## CPU
module CPU(
    input logic clk,
    input logic rst,
    output logic [31:0] im_addr,
    input  logic [31:0] im_rdata,     
    output logic [31:0] dm_addr,
    output logic [31:0] dm_wdata,    
    output logic [3:0]  dm_web,       
    input  logic [31:0] dm_rdata      
);
logic [31:0] IF_PC;
logic [31:0] IF_pc4;
logic [31:0] IF_PC_next;
logic [31:0] IF_instr;
logic [31:0] ID_PC;
logic [31:0] ID_pc4;
logic [31:0] ID_instr;
logic IF_ID_stall;
logic IF_ID_flush;
logic [6:0] ID_opcode;
logic [4:0] ID_rd;
logic [2:0] ID_funct3;
logic [4:0] ID_rs1;
logic [4:0] ID_rs2;
logic [6:0] ID_funct7;
logic [31:0] ID_rs1_data;
logic [31:0] ID_rs2_data;
logic [31:0] ID_imm;
logic [1:0] ID_ALUOp;
logic [1:0] ID_ALUSrcA;
logic ID_ALUSrcB;
logic ID_Branch;
logic ID_Jal;
logic ID_Jalr;
logic ID_MemWrite;
logic ID_MemRead;
logic ID_RegWrite;
logic [1:0] ID_ResultSrc;
logic [3:0] ID_ALUControl;
logic [31:0] ID_pc_imm;
logic [31:0] ID_jalr_target;
logic ID_eq;
logic ID_lt;
logic ID_ltu;
logic ID_take_branch;
logic [1:0] ID_PCSel;
logic [1:0] ID_ForwardA;
logic [1:0] ID_ForwardB;
logic [31:0] ID_forward_rs1;
logic [31:0] ID_forward_rs2;
logic ID_Branch_Stall;
logic ID_EX_flush;
logic [31:0] EX_PC;
logic [31:0] EX_pc4;
logic [31:0] EX_rs1_data;
logic [31:0] EX_rs2_data;
logic [31:0] EX_imm;
logic [4:0] EX_rs1;
logic [4:0] EX_rs2;
logic [4:0] EX_rd;
logic [2:0] EX_funct3;
logic [3:0] EX_ALUControl;
logic [1:0] EX_ALUSrcA;
logic EX_ALUSrcB;
logic EX_MemWrite;
logic EX_MemRead;
logic EX_RegWrite;
logic [1:0] EX_ResultSrc;
logic [31:0] EX_alu_in1;
logic [31:0] EX_alu_in2;
logic [31:0] EX_alu_result;
logic [1:0] ForwardA;
logic [1:0] ForwardB;
logic [31:0] EX_forward_rs1;
logic [31:0] EX_forward_rs2;
logic [31:0] MEM_pc4;
logic [31:0] MEM_alu_result;
logic [31:0] MEM_rs2_data;
logic [4:0] MEM_rd;
logic [2:0] MEM_funct3;
logic MEM_MemWrite;
logic MEM_MemRead;
logic MEM_RegWrite;
logic [1:0] MEM_ResultSrc;
logic [31:0] MEM_load_data;
  ...
For scale: about 6,300 cells after synthesis, ~1,500 flip-flops, about 170 I/O pins, about 0.083 sq mm of cells after synthesis.
Settings: LEC_CHECK=0, ABC_AREA=0, CAP_MARGIN=20, CORE_MARGIN=2, CORE_UTILIZATION=72, CTS_CLUSTER_DIAMETER=357, CTS_CLUSTER_SIZE=100, PLACE_DENSITY=0.6, SLEW_MARGIN=20, TNS_END_PERCENT=10; clock period 5.69 ns.
run.sh (not shown) runs the stock make flow with config.mk's settings and CLKGATE_MAP_FILE=.
The starting point aborted during global routing with GRT-0116.
Edit:
--- a/flow/config.mk
+++ b/flow/config.mk
@@ -8 +7,0 @@
-export ABC_AREA = 0
@@ -11,3 +10 @@
-export CORE_UTILIZATION = 72
-export CTS_CLUSTER_DIAMETER = 357
-export CTS_CLUSTER_SIZE = 100
+export CORE_UTILIZATION = 35
@@ -16 +12,0 @@
-export TNS_END_PERCENT = 10
==> flow/constraint.sdc (replaced) <==
create_clock -name core_clock -period 12.5 [get_ports {clk}]
set_input_delay 2.5000 -clock core_clock [delete_from_list [all_inputs] [get_ports {clk}]]
set_output_delay 2.5000 -clock core_clock [all_outputs]
set_load 0.01 [all_outputs]
This time the run finished clean.
Area after synthesis is unchanged.
Die size went up by 100%.
Synthesized cell count stays the same.
Edit:
--- a/flow/config.mk
+++ b/flow/config.mk
@@ -10 +10,2 @@
-export CORE_UTILIZATION = 35
+export CORE_UTILIZATION = 65
+export CTS_CLUSTER_DIAMETER = 361
@@ -11,0 +13 @@
+export SETUP_SLACK_MARGIN = -0.36
@@ -12,0 +15 @@
+export TNS_END_PERCENT = 5
==> flow/constraint.sdc (replaced) <==
create_clock -name core_clock -period 5.76 [get_ports {clk}]
set_input_delay 1.1520 -clock core_clock [delete_from_list [all_inputs] [get_ports {clk}]]
set_output_delay 1.1520 -clock core_clock [all_outputs]
set_load 0.01 [all_outputs]
Outcome: With this change the flow died in global routing, error GRT-0116. Synthesized area is unchanged. Die size went down by 46%. Synthesized cell count does not change.
Edit:
--- a/flow/config.mk
+++ b/flow/config.mk
@@ -10 +10 @@
-export CORE_UTILIZATION = 65
+export CORE_UTILIZATION = 60
@@ -12,2 +12,2 @@
-export PLACE_DENSITY = 0.6
-export SETUP_SLACK_MARGIN = -0.36
+export PLACE_DENSITY_LB_ADDON = 0.0
+export SETUP_SLACK_MARGIN = 1.32
==> flow/constraint.sdc (replaced) <==
create_clock -name core_clock -period 4.59 [get_ports {clk}]
set_input_delay 0.9180 -clock core_clock [delete_from_list [all_inputs] [get_ports {clk}]]
set_output_delay 0.9180 -clock core_clock [all_outputs]
set_load 0.01 [all_outputs]
What happened: This time the run finished but failed the layout checks on negative setup slack; die area climbs by a little under a tenth; area after synthesis is unchanged; synthesized cell count stays the same.

* * *

== job 4880 ==
CPU again, from the RTL that the note above started with.
Settings: LEC_CHECK=0, ABC_AREA=0, CAP_MARGIN=20, CORE_MARGIN=2, CORE_UTILIZATION=72, CTS_CLUSTER_DIAMETER=357, CTS_CLUSTER_SIZE=100, PLACE_DENSITY=0.6, SLEW_MARGIN=20, TNS_END_PERCENT=10; clock period 5.68 ns.
Job 4880: it failed with a tool error in global routing (5_1_grt), so there are no final results.
Input-level comparison between job 9512 and job 4880:
- a deleted TNS_END_PERCENT that had been 10
- a deleted CTS_CLUSTER_SIZE that had been 100
- a deleted PLACE_DENSITY that had been 0.6
- a deleted ABC_AREA that had been 0
- a change of CORE_UTILIZATION from 72 to 59
- a deleted CTS_CLUSTER_DIAMETER that had been 357
- a change of the clock period (ns, I/O delays scaled along) from 5.68 to 4.21
==> results <==
[job 9512] flow finished | final checks: failed | reasons: setup timing. Per the comparison of job 9512 with job 4880, total core area rose 22%, distinct cell type count of the synthesized netlist about even. Job 9512 vs. job 4880: estimated wirelength of the detail-placed design went down by 13%. For the quantity of gates resized following cts, job 9512 came in 141 lower than job 4880 did.
diff inputs: job 9512 => job 7131
- setting PLACE_DENSITY_LB_ADDON to 0.04 for the first time
- setting SETUP_SLACK_MARGIN to 1.06 for the first time
- setting CTS_CLUSTER_DIAMETER to 97 for the first time
- changing CORE_UTILIZATION from 59 to 72
- setting CTS_CLUSTER_SIZE to 60 for the first time
- setting ABC_AREA to 1 for the first time
Notes after the runs:
- Job 7131 did not finish: a tool error stopped it during global routing (5_1_grt).
- In the tables for job 7131 and job 9512, area of placed instances reads higher with job 7131.
- Job 7131 against job 9512: post-synthesis cell count from yosys went up about 65%; synthesized cell count now larger; post-cts resize count went up 4.1%; average cell area after synthesis decreased by 36% relative to the old numbers.

* * *

job 1312:
Starting RTL as in the previous note.
## CPU
module CPU(
    input logic clk,
    input logic rst,
    output logic [31:0] im_addr,
    input  logic [31:0] im_rdata,     
    output logic [31:0] dm_addr,
    output logic [31:0] dm_wdata,    
    output logic [3:0]  dm_web,       
    input  logic [31:0] dm_rdata      
);
clock: 5.75 ns
lec_check: 0
cap_margin: 20
core_margin: 2
core_utilization: 66
cts_cluster_diameter: 361
hold_slack_margin: 0.3
place_density: 0.6
setup_slack_margin: 1.32
slew_margin: 20
tns_end_percent: 5
Job 1312: it failed during global routing (5_1_grt), and the tool reported GRT-0116.
> inputs changed (job 1312 -> job 4868)
- a change of CORE_UTILIZATION from 66 to 59
- a deleted TNS_END_PERCENT that had been 5
- a deleted HOLD_SLACK_MARGIN that had been 0.3
- a change of CTS_CLUSTER_DIAMETER from 361 to 365
- a change of the clock period (ns, I/O delays scaled along) from 5.75 to 5.83
### Flow results
In job 4868, the post-cts resize count came out about 40% below the value in job 1312.
Per the comparison of job 4868 with job 1312, final HPWL from detailed placement lost 32000 um, number of buffers inserted to repair setup after CTS now sits lower, total die size now larger, setup slack after placement grew by 0.43 ns.
Compared job 1312 against job 4868; cell area after placement within noise.
Job 4868 finished every stage; the final checks, however, were not passed, the failures being negative setup slack.
The inputs of job 9882 differ from those of job 4868 as listed below.
- swapping 59 for 40 in CORE_UTILIZATION
- clearing SETUP_SLACK_MARGIN, which used to be 1.32
- clearing CTS_CLUSTER_DIAMETER, which used to be 365
- swapping 5.83 for 7.98 in the clock period (ns, I/O delays scaled along)
Results
- Having completed the whole flow, job 9882 delivered a layout that passed the timing, DRC and antenna checks.
- Summary of the comparison: number of filler cells placed in the layout is higher in job 9882, relative to job 4868.
- Compared with job 4868, job 9882 shows a leakage power that is 0.0056 uW lower.
- [job 9882] accumulated negative setup slack rose 88.22 ns relative to job 4868
- Between job 9882 and job 4868, it is job 9882 whose worst setup slack after layout is higher, by 0.74 ns.
- Job 9882 gives more non-filler instance count after layout than job 4868 did.
- The transition time of the tightest slew-check pin in job 9882 sits 0.026 ns below the value recorded for job 4868.
Setup changes, job 9882 to job 646
- PLACE_DENSITY removed (was 0.6)
- PLACE_DENSITY_LB_ADDON newly set to 0.13
- CELL_PAD_IN_SITES_DETAIL_PLACEMENT newly set to 1
- CTS_CLUSTER_DIAMETER newly set to 323
- the clock period (ns, I/O delays scaled along) changed from 7.98 to 4.71
Results
- Comparing job 646 and job 9882, the one run not ending clean was job 646.
- Status: hold slack parity (job 9882, job 646)
- Compared with job 9882, job 646 shows cell count along the critical path that has gone up by more than a quarter.
- Job 646 vs. job 9882: signed area change from the synthesized netlist to the final layout increased 17 points, part of the total power dissipated in combinational logic rose 6.5 points, number of buffers inserted to repair setup after CTS picked up an extra 62, maximum frequency +about 25%.
- Setup slack for job 646: 1.72 ns down relative to job 9882
- Of job 646 and job 9882, job 9882 shows the higher clock distribution area overhead in the final layout, with job 646 below it.
- Total length of routed wires, job 646 vs job 9882: up by more than 10%
- Job 646 vs. job 9882: peak supply drop now sits higher; sequential share of layout area now sits lower.
For job 3452, these inputs were changed with respect to job 646:
- CTS_CLUSTER_SIZE newly set to 57
- CELL_PAD_IN_SITES_DETAIL_PLACEMENT removed (was 1)
- PLACE_DENSITY_LB_ADDON removed (was 0.13)
- CORE_UTILIZATION changed from 40 to 70
- CTS_CLUSTER_DIAMETER removed (was 323)
- the clock period (ns, I/O delays scaled along) changed from 4.71 to 6.22
[summary]
- What ended job 3452 was a tool error in global routing (5_1_grt); the run never finished.
- The final reports for job 3452 and job 646 show TritonCTS buffer count lower in the former.
- As far as post-synth area from yosys stat goes, job 3452 and job 646 are indistinguishable; the numbers are identical.
- Between job 646 and job 3452, the flow reports post-CTS setup buffer count increasing by more than a quarter.
- Comparing job 646 against job 3452, there is no change at all in maximum number of buffers from clock root to sink.
- The register bit total from synthesis on job 646 is in line with that on job 3452.
Setup changes, job 3452 to job 8223
- PLACE_DENSITY newly set to 0.6
- CORE_UTILIZATION changed from 70 to 62
- CTS_CLUSTER_SIZE removed (was 57)
- the clock period (ns, I/O delays scaled along) changed from 6.22 to 7.98
--- outcome ---
From job 3452 to job 8223 the numbers moved as follows: xor-xnor portion of the synthesized cell area stayed essentially flat; die span in y rose by 6.2%; pre-CTS setup slack rose by 1.24 ns; I/O pin count stayed essentially flat; count of mapped cells out of synthesis stayed essentially flat. Die area in job 8223 is 0.016 mm^2 higher than in job 3452. Share of synthesized cell area in and, or, nand and nor gates: job 3452 vs job 8223 identical. Going from job 3452 to job 8223, detailed placement HPWL saw a decrease, buffer depth of the longest clock path saw little to no change. Job 8223 went all the way through the flow, and no timing, DRC or antenna check failed. Status: job 3452 FAILED at global routing (5_1_grt) (tool error). Setup fix buffers added after clock tree synthesis was lower in the run labelled job 8223.
Power figures rest on the tool's default switching activity, not on a simulated workload.
